==> flow/design.v (excerpt) <==
module CORDIC_Top (
    input clk,
    input [31:0] target,
	 output [31:0] cos_x
);
Size in the first run: about 570 flip-flops, roughly 65 I/O pins, about 0.061 mm^2 of cells after synthesis.
clock: 7.7 ns
lec_check: 0
cap_margin: 20
cell_pad_in_sites_global_placement: 0
core_margin: 2
core_utilization: 72
cts_cluster_diameter: 378
cts_cluster_size: 40
gpl_routability_driven: 1
max_routing_layer: met4
place_density: 0.35
setup_slack_margin: 0.53
slew_margin: 20
tns_end_percent: 5
run.sh (not shown) runs the stock make flow with config.mk's settings and CLKGATE_MAP_FILE=.
The baseline ended with an error in global routing (5_1_grt) with ODB-0269.
Then changed:
- CELL_PAD_IN_SITES_GLOBAL_PLACEMENT: 0 -> not set
- CTS_CLUSTER_DIAMETER: 378 -> not set
- CTS_CLUSTER_SIZE: 40 -> not set
- GPL_ROUTABILITY_DRIVEN: 1 -> not set
- MAX_ROUTING_LAYER: met4 -> not set
- PLACE_DENSITY: 0.35 -> 0.67
- SETUP_SLACK_MARGIN: 0.53 -> 1.41
- clock period: 7.7 -> 9.45 ns (I/O delays scaled with it)
=> This time the run ran to the end with no violations. Synthesized area stays the same. Die size is unchanged. Synthesized cell count does not change.


The RTL this note starts from:
==> flow/design.v <==
module CORDIC_Stage (
	input clk,
	input rst,
	input sign_in,
	input USE_SIN_in,
	input [7:0] ite,
	input [32:0] arctan_in_1,
	input [32:0] arctan_in_2,
	input [32:0] target_in,
	input [32:0] curr_angle_in,
	input [32:0] x_in,
	input [32:0] y_in,
	output sign_out,
	output USE_SIN_out,
	output [32:0] curr_angle_out,
	output [32:0] x_out,
	output [32:0] y_out,
	output [32:0] target_out
	);
	reg sign;
	reg [32:0] x[0:1];
	reg [32:0] y[0:1];
	reg [32:0] y_tmp[0:3];
	reg [32:0] x_tmp[0:3];
	reg [3:0] count[0:1];
	reg [32:0] current_angle[0:1];
	reg [32:0] atan[0:1];
	reg [32:0] target_q;
	reg USE_SIN_q;
	reg sign_q;
	reg [32:0] x_q;
	reg [32:0] y_q;
	reg [32:0] current_angle_q;
	always @(posedge clk) begin
			sign = sign_in;
			target_q <= target_in;
			USE_SIN_q <= USE_SIN_in;
			count[0] = ite[7:4];
			y_tmp[0] = sign ? y_in : ~y_in+1;
			y_tmp[1] = {y_tmp[0][32], y_tmp[0][31:0]>>count[0]};
			x_tmp[0] = sign ? x_in : ~x_in+1;
			x_tmp[1] = {x_tmp[0][32], x_tmp[0][31:0]>>count[0]};
			x[0] = x_in + y_tmp[1];
			y[0] = x_tmp[1] + y_in;
			atan[0] = sign ? arctan_in_1 : ~arctan_in_1+1;
			current_angle[0] = curr_angle_in + atan[0];
			if (current_angle[0] > target_in) begin
				sign = 1'b0;
			end
			else begin
				sign = 1'b1;
			end
			count[1] = ite[3:0];
			y_tmp[2] = sign ? y[0] : ~y[0]+1;
			y_tmp[3] = {y_tmp[2][32], y_tmp[2][31:0]>>count[1]};
			x_tmp[2] = sign ? x[0] : ~x[0]+1;
			x_tmp[3] = {x_tmp[2][32], x_tmp[2][31:0]>>count[1]};
			x[1] = x[0] + y_tmp[3];
			y[1] = x_tmp[3] + y[0];
			atan[1] = sign ? arctan_in_2 : ~arctan_in_2+1;
			current_angle[1] = current_angle[0] + atan[1];
			if (current_angle[1] > target_in) begin
				sign = 1'b0;
			end
			else begin
				sign = 1'b1;
			end
			sign_q <= sign;
			x_q <= x[1];
			y_q <= y[1];
			current_angle_q <= current_angle[1];
	end
	assign sign_out = sign_q;
	assign curr_angle_out = current_angle_q;
	assign x_out = x_q;
	assign y_out = y_q;
	assign USE_SIN_out = USE_SIN_q;
	assign target_out = target_q;
endmodule
module CORDIC_Top (
    input clk,
    input [31:0] target,
	 output [31:0] cos_x
);
	wire sign_intermediate[0:6];
	wire USE_SIN_intermediate[0:6];
	wire [32:0] angle_intermediate[0:6];
	wire [32:0] x_intermediate[0:6];
	wire [32:0] y_intermediate[0:6];
	wire [32:0] target_intermediate[0:6];
	wire [32:0] arctan[0:13];
	wire [7:0] ite[0:6];
	wire [32:0] x_init = 33'b01;
	wire [32:0] y_init = 33'b001;
	assign arctan[0]  = 33'b000011111010110110111011000000000;
	assign arctan[1]  = 33'b000001111111010101101110101010000;
	assign arctan[2]  = 33'b000000111111111010101011011110000;
	assign arctan[3]  = 33'b000000011111111111010101010111000;
	assign arctan[4]  = 33'b000000001111111111111010101010110;
	assign arctan[5]  = 33'b000000000111111111111111010101011;
	assign arctan[6]  = 33'b000000000011111111111111111010110;
	assign arctan[7]  = 33'b000000000001111111111111111111011;
	assign arctan[8]  = 33'b000000000000111111111111111111111;
	assign arctan[9]  = 33'b000000000000100000000000000000000;
	assign arctan[10] = 33'b000000000000010000000000000000000;
	assign arctan[11] = 33'b000000000000001000000000000000000;
	assign arctan[12] = 33'b000000000000000100000000000000000;
	assign arctan[13] = 33'b000000000000000010000000000000000;
	assign ite[0]  = 8'b00100011;
	assign ite[1]  = 8'b01000101;
	assign ite[2]  = 8'b01100111;
	assign ite[3]  = 8'b10001001;
	assign ite[4]  = 8'b10101011;
	assign ite[5]  = 8'b11001101;
	assign ite[6]  = 8'b11101111;
	reg init_sign;
	reg USE_SIN;
	wire [32:0] init_angle = 33'b000111011010110001100111000000000;
	reg [32:0] ext_target;
	reg [32:0] fin_target;
	always @* begin
		ext_target = { 1'b0 , target};
		USE_SIN = 0;
		if (ext_target > init_angle) begin
			if (ext_target > 33'b00111) begin
				fin_target = 33'b011001001000011111101101010100010 + (~ext_target + 1);
				init_sign = 1;
				USE_SIN = 1;
			end else begin
				init_sign = 1;
				fin_target = ext_target;
			end
		end
		else begin
			init_sign = 0;
			fin_target = ext_target;
		end
	end
	CORDIC_Stage stage1(
		 .clk(clk),
		 .sign_in(init_sign),
		 .USE_SIN_in(USE_SIN),
		 .ite(ite[0]),
		 .target_in(fin_target),
		 .arctan_in_1(arctan[0]),
		 .arctan_in_2(arctan[1]),
		 .curr_angle_in(init_angle),
		 .x_in(x_init),
		 .y_in(y_init),
		 .sign_out(sign_intermediate[0]),
		 .curr_angle_out(angle_intermediate[0]),
		 .x_out(x_intermediate[0]),
		 .y_out(y_intermediate[0]),
		 .target_out(target_intermediate[0]),
		 .USE_SIN_out(USE_SIN_intermediate[0])
	);
	CORDIC_Stage stage2(
		 .clk(clk),
		 .sign_in(sign_intermediate[0]),
		 .USE_SIN_in(USE_SIN_intermediate[0]),
		 .ite(ite[1]),
		 .target_in(target_intermediate[0]),
		 .arctan_in_1(arctan[2]),
		 .arctan_in_2(arctan[3]),
		 .curr_angle_in(angle_intermediate[0]),
		 .x_in(x_intermediate[0]),
		 .y_in(y_intermediate[0]),
		 .sign_out(sign_intermediate[1]),
		 .curr_angle_out(angle_intermediate[1]),
		 .x_out(x_intermediate[1]),
		 .y_out(y_intermediate[1]),
		 .target_out(target_intermediate[1]),
		 .USE_SIN_out(USE_SIN_intermediate[1])
	);
	CORDIC_Stage stage3(
		 .clk(clk),
		 .sign_in(sign_intermediate[1]),
		 .USE_SIN_in(USE_SIN_intermediate[1]),
		 .ite(ite[2]),
		 .target_in(target_intermediate[1]),
		 .arctan_in_1(arctan[4]),
		 .arctan_in_2(arctan[5]),
		 .curr_angle_in(angle_intermediate[1]),
		 .x_in(x_intermediate[1]),
		 .y_in(y_intermediate[1]),
		 .sign_out(sign_intermediate[2]),
		 .curr_angle_out(angle_intermediate[2]),
		 .x_out(x_intermediate[2]),
		 .y_out(y_intermediate[2]),
		 .target_out(target_intermediate[2]),
		 .USE_SIN_out(USE_SIN_intermediate[2])
	);
	CORDIC_Stage stage4(
		 .clk(clk),
		 .sign_in(sign_intermediate[2]),
		 .USE_SIN_in(USE_SIN_intermediate[2]),
		 .ite(ite[3]),
		 .target_in(target_intermediate[2]),
		 .arctan_in_1(arctan[6]),
		 .arctan_in_2(arctan[7]),
		 .curr_angle_in(angle_intermediate[2]),
		 .x_in(x_intermediate[2]),
		 .y_in(y_intermediate[2]),
		 .sign_out(sign_intermediate[3]),
		 .curr_angle_out(angle_intermediate[3]),
		 .x_out(x_intermediate[3]),
		 .y_out(y_intermediate[3]),
		 .target_out(target_intermediate[3]),
		 .USE_SIN_out(USE_SIN_intermediate[3])
	);
	CORDIC_Stage stage5(
		 .clk(clk),
		 .sign_in(sign_intermediate[3]),
		 .USE_SIN_in(USE_SIN_intermediate[3]),
		 .ite(ite[4]),
		 .target_in(target_intermediate[3]),
		 .arctan_in_1(arctan[8]),
		 .arctan_in_2(arctan[9]),
		 .curr_angle_in(angle_intermediate[3]),
		 .x_in(x_intermediate[3]),
		 .y_in(y_intermediate[3]),
		 .sign_out(sign_intermediate[4]),
		 .curr_angle_out(angle_intermediate[4]),
		 .x_out(x_intermediate[4]),
		 .y_out(y_intermediate[4]),
		 .target_out(target_intermediate[4]),
		 .USE_SIN_out(USE_SIN_intermediate[4])
	);
	CORDIC_Stage stage6(
		 .clk(clk),
		 .sign_in(sign_intermediate[4]),
		 .USE_SIN_in(USE_SIN_intermediate[4]),
		 .ite(ite[5]),
		 .target_in(target_intermediate[4]),
		 .arctan_in_1(arctan[10]),
		 .arctan_in_2(arctan[11]),
		 .curr_angle_in(angle_intermediate[4]),
		 .x_in(x_intermediate[4]),
		 .y_in(y_intermediate[4]),
		 .sign_out(sign_intermediate[5]),
		 .curr_angle_out(angle_intermediate[5]),
		 .x_out(x_intermediate[5]),
		 .y_out(y_intermediate[5]),
		 .target_out(target_intermediate[5]),
		 .USE_SIN_out(USE_SIN_intermediate[5])
	);
	CORDIC_Stage stage7(
		 .clk(clk),
		 .sign_in(sign_intermediate[5]),
		 .USE_SIN_in(USE_SIN_intermediate[5]),
		 .ite(ite[6]),
		 .target_in(target_intermediate[5]),
		 .arctan_in_1(arctan[12]),
		 .arctan_in_2(arctan[13]),
		 .curr_angle_in(angle_intermediate[5]),
		 .x_in(x_intermediate[5]),
		 .y_in(y_intermediate[5]),
		 .sign_out(sign_intermediate[6]),
		 .curr_angle_out(angle_intermediate[6]),
		 .x_out(x_intermediate[6]),
		 .y_out(y_intermediate[6]),
		 .target_out(target_intermediate[6]),
		 .USE_SIN_out(USE_SIN_intermediate[6])
	);
	wire [31:0] K = 32'b01101101111011001010110110001011;
	wire [31:0] done;
	assign done = USE_SIN_intermediate[6] ? y_intermediate[6][31:0] : x_intermediate[6][31:0];
	assign cos_x = done*K;
endmodule
clock: 7.7 ns
lec_check: 0
cap_margin: 20
cell_pad_in_sites_global_placement: 0
core_margin: 2
core_utilization: 71
cts_cluster_size: 40
gpl_routability_driven: 1
max_routing_layer: met4
place_density_lb_addon: 0.04
slew_margin: 20
tns_end_percent: 5
The first run did not get past global routing with ODB-0269.
Edit:
CELL_PAD_IN_SITES_GLOBAL_PLACEMENT = unset   (was 0)
CORE_UTILIZATION = 25   (was 71)
CTS_CLUSTER_SIZE = unset   (was 40)
GPL_ROUTABILITY_DRIVEN = unset   (was 1)
MAX_ROUTING_LAYER = unset   (was met4)
PLACE_DENSITY_LB_ADDON = unset   (was 0.04)
TNS_END_PERCENT = unset   (was 5)
clock period = 15.5 ns   (was 7.7 ns; I/O delays follow)
This time the run finished with timing, DRC and antenna clean.
Die size grows to 2.8 times its value.
Area after synthesis stays the same.
Synthesized cell count does not change.
Edit:
ABC_AREA = 1   (was unset)
CORE_UTILIZATION = 72   (was 25)
CTS_CLUSTER_DIAMETER = 399   (was unset)
CTS_CLUSTER_SIZE = 95   (was unset)
clock period = 6.92 ns   (was 15.5 ns; I/O delays follow)
The new run aborted during global routing (GRT-0232).
Die area went down by about 65%.
Synthesized cell count goes up by 12%.
Synthesized area barely changes.
Edit:
ABC_AREA = unset   (was 1)
CORE_UTILIZATION = 40   (was 72)
CTS_CLUSTER_DIAMETER = unset   (was 399)
CTS_CLUSTER_SIZE = unset   (was 95)
clock period = 5.56 ns   (was 6.92 ns; I/O delays follow)
What happened: This time the run completed, yet does not pass: setup timing. Synthesized cell count drops by 11%. Die size climbs by 79%. Area after synthesis is about the same.
